== run A ==
==> flow/design.v (excerpt) <==
module mat_mul #
	(
        parameter integer DIM_LOG = 2,     
        parameter integer DIM = 2**DIM_LOG,
        parameter integer SIZE = DIM*DIM,
        parameter integer SIZE_LOG = 2*DIM_LOG,
        parameter integer DATA_WIDTH = 32
    )
    (
		input wire  s00_axi_aclk,
		input wire  s00_axi_aresetn,
		output wire  s00_axis_tready,
		input wire [DATA_WIDTH-1 : 0] s00_axis_tdata,
		input wire  s00_axis_tlast,
        input wire  s00_axis_tvalid,
		output wire  m00_axis_tvalid,
        output wire [DATA_WIDTH-1 : 0] m00_axis_tdata,
        output wire [(DATA_WIDTH/8)-1 : 0] m00_axis_tstrb,
        output wire  m00_axis_tlast,
        input wire  m00_axis_tready,
        input wire sel,
        input wire start
    );
Settings: LEC_CHECK=0, ABC_AREA=1, CAP_MARGIN=20, CORE_MARGIN=2, CORE_UTILIZATION=72, CTS_CLUSTER_DIAMETER=223, PLACE_DENSITY_LB_ADDON=0.02, SETUP_SLACK_MARGIN=1.62, SLEW_MARGIN=20; clock period 5.68 ns.
run.sh (not shown) runs the stock make flow with config.mk's settings and CLKGATE_MAP_FILE=.
From the logs: run A reached the end of the flow and failed the layout checks with negative setup slack.
Setup changes, run A to run B
Settings: a deleted PLACE_DENSITY_LB_ADDON that had been 0.02; a deleted ABC_AREA that had been 1; a change of CORE_UTILIZATION from 72 to 70; an added PLACE_DENSITY of 0.6; a deleted SETUP_SLACK_MARGIN that had been 1.62; a change of the clock period (ns, I/O delays scaled along) from 5.68 to 6.97.
[summary]
Although run B finished all stages, its layout failed final checks on negative setup slack. Diff run A and run B: final-layout clock buffer total lower in run B. Taking run A as the reference, in run B worst hold margin lost 38 ps; buffers plus inverters on the worst setup path lost 1; final cell utilization of the core lost 2.2 points.
What run C does differently from run B at the input level:
Settings: CORE_UTILIZATION now 40, was 70; CTS_CLUSTER_DIAMETER no longer set, was 223; the clock period (ns, I/O delays scaled along) now 8.65, was 6.97.
## What came out
- Run C ended with every stage complete and zero timing, DRC or antenna violations.
- Run B → run C: non-clock buffer total of the final layout fell by about 47%; total length of routed wires fell by about 12%.
- Diff run B..run C | clock slew seen by the registers of the worst setup and hold paths | negligible
- Run C vs run B, cell with the largest stage delay on the worst path: sky130_fd_sc_hd__edfxtp_1 vs sky130_fd_sc_hd__fa_1
- Run B → run C: register fraction of the total cell area now larger; wire length of the first global-routing pass moved down.
[inputs] run D vs run C
Settings: setting ABC_AREA to 1 for the first time; setting CTS_CLUSTER_SIZE to 93 for the first time; changing CORE_UTILIZATION from 40 to 70; changing the clock period (ns, I/O delays scaled along) from 8.65 to 6.05.
==> comparison <==
Of run C and run D, only run C finishes the flow clean.
Re via-per-instance ratio: run C was lower than run D.
Min total number of tap cells across run D and run C: run D
Run D has shortest clock period the worst path allows after layout below what run C had.
Changes observed in run D relative to run C: HPWL after detailed placement shows an increase of 11%, area share of buffers outside the clock network +2.6 points.
Final hold slack on run D is ahead of run C.
Delay contributed by the slowest stage of the critical path in run D vs run C: down 140 ps
Run D ends up with higher total global routing track utilization than run C does.

v41:
Starting RTL as in the previous note.
Settings: LEC_CHECK=0, CAP_MARGIN=20, CELL_PAD_IN_SITES_DETAIL_PLACEMENT=1, CELL_PAD_IN_SITES_GLOBAL_PLACEMENT=3, CORE_MARGIN=2, CORE_UTILIZATION=30, CTS_CLUSTER_SIZE=54, GPL_ROUTABILITY_DRIVEN=1, GPL_TIMING_DRIVEN=0, MIN_ROUTING_LAYER=met2, PLACE_DENSITY_LB_ADDON=0.12, SLEW_MARGIN=20, TNS_END_PERCENT=90; clock period 6.76 ns.
v41: flow complete, layout not clean; failing: setup timing
> inputs changed (v41 -> v36)
==> flow/config.mk <==
export PLATFORM = sky130hd
export DESIGN_NAME = mat_mul
export DESIGN_NICKNAME = mat_mul
export VERILOG_FILES = /design/flow/design.v
export SDC_FILE = /design/flow/constraint.sdc
export NUM_CORES = 4
export LEC_CHECK = 0
export CAP_MARGIN = 20
export CORE_MARGIN = 2
export CORE_UTILIZATION = 40
export PLACE_DENSITY = 0.6
export SETUP_SLACK_MARGIN = 2.55
export SLEW_MARGIN = 20
==> flow/constraint.sdc <==
create_clock -name core_clock -period 8.65 [get_ports {s00_axi_aclk}]
set_input_delay 1.7300 -clock core_clock [delete_from_list [all_inputs] [get_ports {s00_axi_aclk}]]
set_output_delay 1.7300 -clock core_clock [all_outputs]
set_load 0.01 [all_outputs]
[summary]
- v36 | status: complete | timing, DRC, antenna: pass
- v36 -> v41: number of buffer cells added on primary ports delta 0, exact match
- Post-cts repair resize count in v36 vs v41: down about 44%
- Cmp v36 vs v41: clock skew lower in v36
- Summary of v36 over v41: total wire length after detailed routing -about 23%; number of levels the H-tree was split into held; routability congestion estimate from global placement went down; final cycle utilization of the critical path lost 31 points.
- On worst hold margin, v36 does worse than v41.
Relative to v36, the following input files were edited for v4:
--- a/flow/config.mk
+++ b/flow/config.mk
@@ -11,3 +11,2 @@
 export PLACE_DENSITY = 0.6
-export SETUP_SLACK_MARGIN = 2.55
 export SLEW_MARGIN = 20
==> flow/constraint.sdc <==
create_clock -name core_clock -period 10.0 [get_ports {s00_axi_aclk}]
set_input_delay 2.0000 -clock core_clock [delete_from_list [all_inputs] [get_ports {s00_axi_aclk}]]
set_output_delay 2.0000 -clock core_clock [all_outputs]
set_load 0.01 [all_outputs]
Notes after the runs:
Between v4 and v36, the cell count after placement figures differ only marginally. Looking at maximum number of pins on one net before global-route repair across v36 and v4, the one that comes out higher is v36. v4 closes out successfully: all stages finished, all timing, DRC and antenna checks passed. Worst setup slack ended up 0.065 ns lower on v4 than on v36. v4 vs v36 — post-detailed-route wirelength per cell dropped about 0.45%. Taking v36 as the reference, in v4 data arrival at the endpoint of the critical path rose by 1.31 ns; total negative slack for setup checks stayed essentially flat; met1 usage in global routing fell by 1.5 points. Sum of met2 wire segment lengths after detailed routing, v36 and v4: smaller value in v4. Lower count of instances resized after the clock tree is built among v36 and v4: v4.
### v4 -> v22
--- a/flow/config.mk
+++ b/flow/config.mk
@@ -7,5 +7,7 @@
 export LEC_CHECK = 0
+export ABC_AREA = 1
 export CAP_MARGIN = 20
 export CORE_MARGIN = 2
-export CORE_UTILIZATION = 40
+export CORE_UTILIZATION = 72
+export CTS_CLUSTER_DIAMETER = 66
 export PLACE_DENSITY = 0.6
==> flow/constraint.sdc <==
create_clock -name core_clock -period 5.51 [get_ports {s00_axi_aclk}]
set_input_delay 1.1020 -clock core_clock [delete_from_list [all_inputs] [get_ports {s00_axi_aclk}]]
set_output_delay 1.1020 -clock core_clock [all_outputs]
set_load 0.01 [all_outputs]
[summary]
The final reports for v22 and v4 show chip area line of the yosys report higher in the former.
v22 has area of all placed cells without fillers above what v4 had.
Relative to v4, the wire length of the first global-routing pass of v22 is higher by about 14%.
Both conditions hold for v4: the flow ran to the end and the final layout passed the timing, DRC and antenna checks.
v22 finished every stage; the final checks, however, were not passed, the failures being setup timing.
| arrival time reported for the critical path endpoint | lower: v22 |

mat_mul again, from the RTL that the note above started with.
clock: 4.8 ns
lec_check: 0
abc_area: 1
cap_margin: 20
core_aspect_ratio: 1.46
core_margin: 2
core_utilization: 72
cts_cluster_diameter: 47
cts_cluster_size: 10
place_density: 0.6
slew_margin: 20
The starting point finished with negative setup slack left.
Then changed:
Settings changed: ABC_AREA 1 to not set, CORE_ASPECT_RATIO 1.46 to not set, CORE_UTILIZATION 72 to 40, CTS_CLUSTER_DIAMETER 47 to not set, CTS_CLUSTER_SIZE 10 to not set.
Clock period 4.8 ns to 5.61 ns, I/O delays scaled along.
What happened: The changed run completed and failed the layout checks on negative setup slack; fmax came out lower by 1.6%; core utilization came out lower by 36 points; die size came out higher by 70%; setup slack is better by 700 ps; critical path depth came out lower by 4; final area came out lower by 2.8%; sequential cell count stays the same.
Then changed:
Settings changed: CORE_UTILIZATION 40 to 65.
Clock period 5.61 ns to 7.48 ns, I/O delays scaled along.
After rerunning: The changed run finished clean; maximum frequency came out lower by 2.5%; routed wire length came out lower by 2.1%; count of clock-buffer cells in the layout came out higher by 8; die size came out lower by 38%; hold slack gets better by 10 ps; sequential cell count is unchanged; via count is about the same; synthesized area does not change; final cell count came out lower by 16%; synthesized cell count does not change.
Then changed:
Settings changed: ABC_AREA set to 1, CORE_ASPECT_RATIO set to 1.46, CORE_UTILIZATION 65 to 72.
Clock period 7.48 ns to 5.38 ns, I/O delays scaled along.
The changed run completed, yet does not pass: negative setup slack.
Utilization goes up by 8.5 points.
Register-to-register slack degrades by 1600 ps.
Worst setup slack degrades by 1600 ps.
Final area came out higher by 6.1%.
Then changed:
Settings changed: ABC_AREA 1 to not set, CORE_ASPECT_RATIO 1.46 to not set, CORE_UTILIZATION 72 to 69.
The new run ran to the end with violations: negative setup slack. Setup slack is worse by 150 ps. Synthesized cell count goes down by 36%. Final area goes down by 3.7%. Routed wire length goes down by 1.2%. Worst hold slack is worse by 11 ps.

build 88:
The RTL this note starts from:
==> flow/design.v <==
`timescale 1ns / 1ps
module mat_mul #
	(
        parameter integer DIM_LOG = 2,     
        parameter integer DIM = 2**DIM_LOG,
        parameter integer SIZE = DIM*DIM,
        parameter integer SIZE_LOG = 2*DIM_LOG,
        parameter integer DATA_WIDTH = 32
    )
    (
		input wire  s00_axi_aclk,
		input wire  s00_axi_aresetn,
		output wire  s00_axis_tready,
		input wire [DATA_WIDTH-1 : 0] s00_axis_tdata,
		input wire  s00_axis_tlast,
        input wire  s00_axis_tvalid,
		output wire  m00_axis_tvalid,
        output wire [DATA_WIDTH-1 : 0] m00_axis_tdata,
        output wire [(DATA_WIDTH/8)-1 : 0] m00_axis_tstrb,
        output wire  m00_axis_tlast,
        input wire  m00_axis_tready,
        input wire sel,
        input wire start
    );
	reg busy;               
	reg item_done;          
	reg matrix_done;        
	reg start_transfer;     
	reg transfer;           
	reg last_transfer;      
	reg mac_enable;         
    reg [DATA_WIDTH-1 : 0] mem_A [0 : SIZE-1];  
    reg [DATA_WIDTH-1 : 0] mem_B [0 : SIZE-1];  
    reg [DATA_WIDTH-1 : 0] mem_R [0 : SIZE-1];  
    reg [DATA_WIDTH-1 : 0] mat_A;    
    reg [DATA_WIDTH-1 : 0] mat_B;    
    reg [DATA_WIDTH-1 : 0] mat_R;    
    reg [SIZE_LOG-1 : 0] addr_stream_in;     
    reg [SIZE_LOG-1 : 0] addr_stream_out;    
    wire [SIZE_LOG-1 : 0] addr_A;    
    wire [SIZE_LOG-1 : 0] addr_B;    
    reg [SIZE_LOG-1 : 0] addr_R;     
    reg [DIM_LOG-1 : 0] row_cnt;     
    reg [DIM_LOG-1 : 0] col_cnt;     
    reg [DIM_LOG-1 : 0] tmp_cnt;     
    wire [DATA_WIDTH-1 : 0] mad;     
    reg [DATA_WIDTH-1 : 0] mac;      
    assign s00_axis_tready = !busy && !transfer && !start_transfer;  
    always @ (posedge s00_axi_aclk) begin
        if (!s00_axi_aresetn || s00_axis_tlast)
            addr_stream_in <= 0;
        else if (s00_axis_tready && s00_axis_tvalid)  
            addr_stream_in <= addr_stream_in + 1 ;  
    end
    always @ (posedge s00_axi_aclk) begin 
        if (!busy && !transfer && !start_transfer && s00_axis_tready && s00_axis_tvalid && !sel)  
            mem_A [addr_stream_in] <= s00_axis_tdata;
        if (busy)  
            mat_A <= mem_A [addr_A];
    end
    always @ (posedge s00_axi_aclk) begin
        if (!busy && !transfer && !start_transfer && s00_axis_tready && s00_axis_tvalid && sel)  
            mem_B [addr_stream_in] <= s00_axis_tdata;
        if (busy)  
            mat_B <= mem_B [addr_B];
    end
    assign m00_axis_tstrb = 4'hf;    
    assign m00_axis_tdata = mat_R;        
    assign m00_axis_tlast = last_transfer;        
    assign m00_axis_tvalid = transfer;       
    wire load_R = start_transfer || (transfer && m00_axis_tready && !last_transfer);
    always @ (posedge s00_axi_aclk) begin
        if (!s00_axi_aresetn || busy )  
            addr_stream_out <= 0;
        else if (load_R)  
            addr_stream_out <= addr_stream_out + 1 ;  
    end
    always @ (posedge s00_axi_aclk) begin
        if (!s00_axi_aresetn)
            start_transfer <= 0;
        else
            start_transfer <= matrix_done ;  
    end
    always @ (posedge s00_axi_aclk) begin
        if (!s00_axi_aresetn || (last_transfer && m00_axis_tready) )  
            transfer <= 0;
        else if (start_transfer)  
            transfer <= 1;
    end
    always @ (posedge s00_axi_aclk) begin
        if (!s00_axi_aresetn)
            last_transfer <= 0;
        else if (load_R)
            last_transfer <= (addr_stream_out == SIZE - 1) ;
        else if (transfer && m00_axis_tready)
            last_transfer <= 0;  
    end
    always @ (posedge s00_axi_aclk) begin
        if (item_done)  
            mem_R [addr_R] <= mad;  
        if (load_R)  
            mat_R <= mem_R [addr_stream_out];
    end
    always @ (posedge s00_axi_aclk) begin
        if (!s00_axi_aresetn || matrix_done )  
            busy <= 0;
        else if (start)  
            busy <= 1'b1;
    end
    always @ (posedge s00_axi_aclk) begin
        if (!s00_axi_aresetn)
            item_done <= 0;
        else
            item_done <= (tmp_cnt == DIM - 1) ;  
    end
    always @ (posedge s00_axi_aclk) begin
        if (!s00_axi_aresetn)
            matrix_done <= 0;
        else
            matrix_done <= (col_cnt == DIM-1) && (row_cnt == DIM-1) && (tmp_cnt == DIM-1) ;  
    end
    always @ (posedge s00_axi_aclk) begin
        if (!s00_axi_aresetn || (tmp_cnt == DIM ) || start )  
            tmp_cnt <= 0;
        else if (busy)  
            tmp_cnt <= tmp_cnt + 1;
    end
    always @ (posedge s00_axi_aclk) begin
        if (!s00_axi_aresetn || col_cnt==DIM && tmp_cnt==DIM || start )  
            col_cnt <= 0;
        else if (tmp_cnt==DIM -1 && col_cnt<DIM)  
            col_cnt <= col_cnt + 1;
    end
    always @ (posedge s00_axi_aclk) begin
        if (!s00_axi_aresetn || row_cnt==DIM && col_cnt==DIM && tmp_cnt==DIM || start )  
            row_cnt <= 0;
        else if (tmp_cnt==DIM -1 && col_cnt==DIM-1 && row_cnt<DIM)  
            row_cnt <= row_cnt + 1;
    end
    assign addr_A = row_cnt * DIM + tmp_cnt ;  
    assign addr_B = tmp_cnt * DIM + col_cnt ;  
    always @ (posedge s00_axi_aclk) begin
        if (!s00_axi_aresetn || start)
            addr_R <= 0;
        else if (item_done)  
            addr_R <= addr_R + 1;  
    end
    assign mad = mat_A * mat_B + mac;
    always @ (posedge s00_axi_aclk) begin
       if (!s00_axi_aresetn || item_done || start )  
           mac <= 0;
       else if (mac_enable)
           mac <= mad ;  
    end
    always @ (posedge s00_axi_aclk) begin
       if (!s00_axi_aresetn)
           mac_enable <= 0;
       else
           mac_enable <= busy ;  
    end
endmodule
clock: 15.0 ns
lec_check: 0
abc_area: 0
cap_margin: 10
cell_pad_in_sites_detail_placement: 1
cell_pad_in_sites_global_placement: 1
core_margin: 2
core_utilization: 34
cts_cluster_size: 89
gpl_routability_driven: 1
hold_slack_margin: 0.02
place_density_lb_addon: 0.13
setup_slack_margin: 0.07
slew_margin: 5
tns_end_percent: 90
Build 88 ran to completion and came out clean on the timing, DRC and antenna checks.
Input changes introduced in build 59 (baseline for comparison: build 88):
- clearing CTS_CLUSTER_SIZE, which used to be 89
- swapping 10 for 20 in CAP_MARGIN
- swapping 5 for 20 in SLEW_MARGIN
- clearing CELL_PAD_IN_SITES_DETAIL_PLACEMENT, which used to be 1
- clearing GPL_ROUTABILITY_DRIVEN, which used to be 1
- clearing SETUP_SLACK_MARGIN, which used to be 0.07
- clearing PLACE_DENSITY_LB_ADDON, which used to be 0.13
- clearing ABC_AREA, which used to be 0
- clearing HOLD_SLACK_MARGIN, which used to be 0.02
- clearing TNS_END_PERCENT, which used to be 90
- clearing CELL_PAD_IN_SITES_GLOBAL_PLACEMENT, which used to be 1
- swapping 34 for 18 in CORE_UTILIZATION
- putting PLACE_DENSITY at 0.6 where nothing was set
- swapping 15.0 for 8.65 in the clock period (ns, I/O delays scaled along)
Findings:
- Per the comparison of build 59 with build 88, initial cell density of the core lower; pin count of the biggest net entering global routing higher.
- A library cell contributing the largest single delay on the critical path of sky130_fd_sc_hd__fa_1 is what build 59 shows, while sky130_fd_sc_hd__edfxtp_1 belongs to build 88.
- Count of clock-buffer cells in the layout, build 59 and build 88, higher one = build 88.
- Lower maximum frequency was reported by build 88, not build 59.
Input changes introduced in build 56 (baseline for comparison: build 59):
- a change of CORE_UTILIZATION from 18 to 67
- an added HOLD_SLACK_MARGIN of 0.27
- an added CTS_CLUSTER_SIZE of 35
- a change of the clock period (ns, I/O delays scaled along) from 8.65 to 7.48
==> results <==
Number of cells on the worst reg-to-reg path in build 56 is about 17% above build 59.
Compared with build 59, build 56 shows a lower post-layout minimum cycle time.
In build 56, area of all placed cells without fillers is lower than in build 59.
Summary of build 56 over build 59: sum of routed wire length over all layers -about 4.3%, die outline height -48%.
Compared with build 59, build 56 shows a area inside the core boundary that is 320000 um^2 lower.
Build 56: arrival time of the worst setup path is 0.57 ns lower than what build 59 reported.
The following lists how build 45 was set up differently from build 56:
- CTS_CLUSTER_SIZE now 25, was 35
- HOLD_SLACK_MARGIN no longer set, was 0.27
- the clock period (ns, I/O delays scaled along) now 9.58, was 7.48
Results
Build 45 vs. build 56: final worst-path setup slack climbed 1.28 ns, final weighted congestion in routability-driven placement now smaller, routed length per placed instance down 0.60 um, clock skew saw a decrease, setup slack at placement has increased.
Build 45 vs build 56: routed wire length down by a few percent
Going from build 56 to build 45, the number of buffers and inverters on the critical path was found to have gone down by 4.
Delta (build 45 minus build 56): time the final worst path needs with I/O delays and setup moved up.
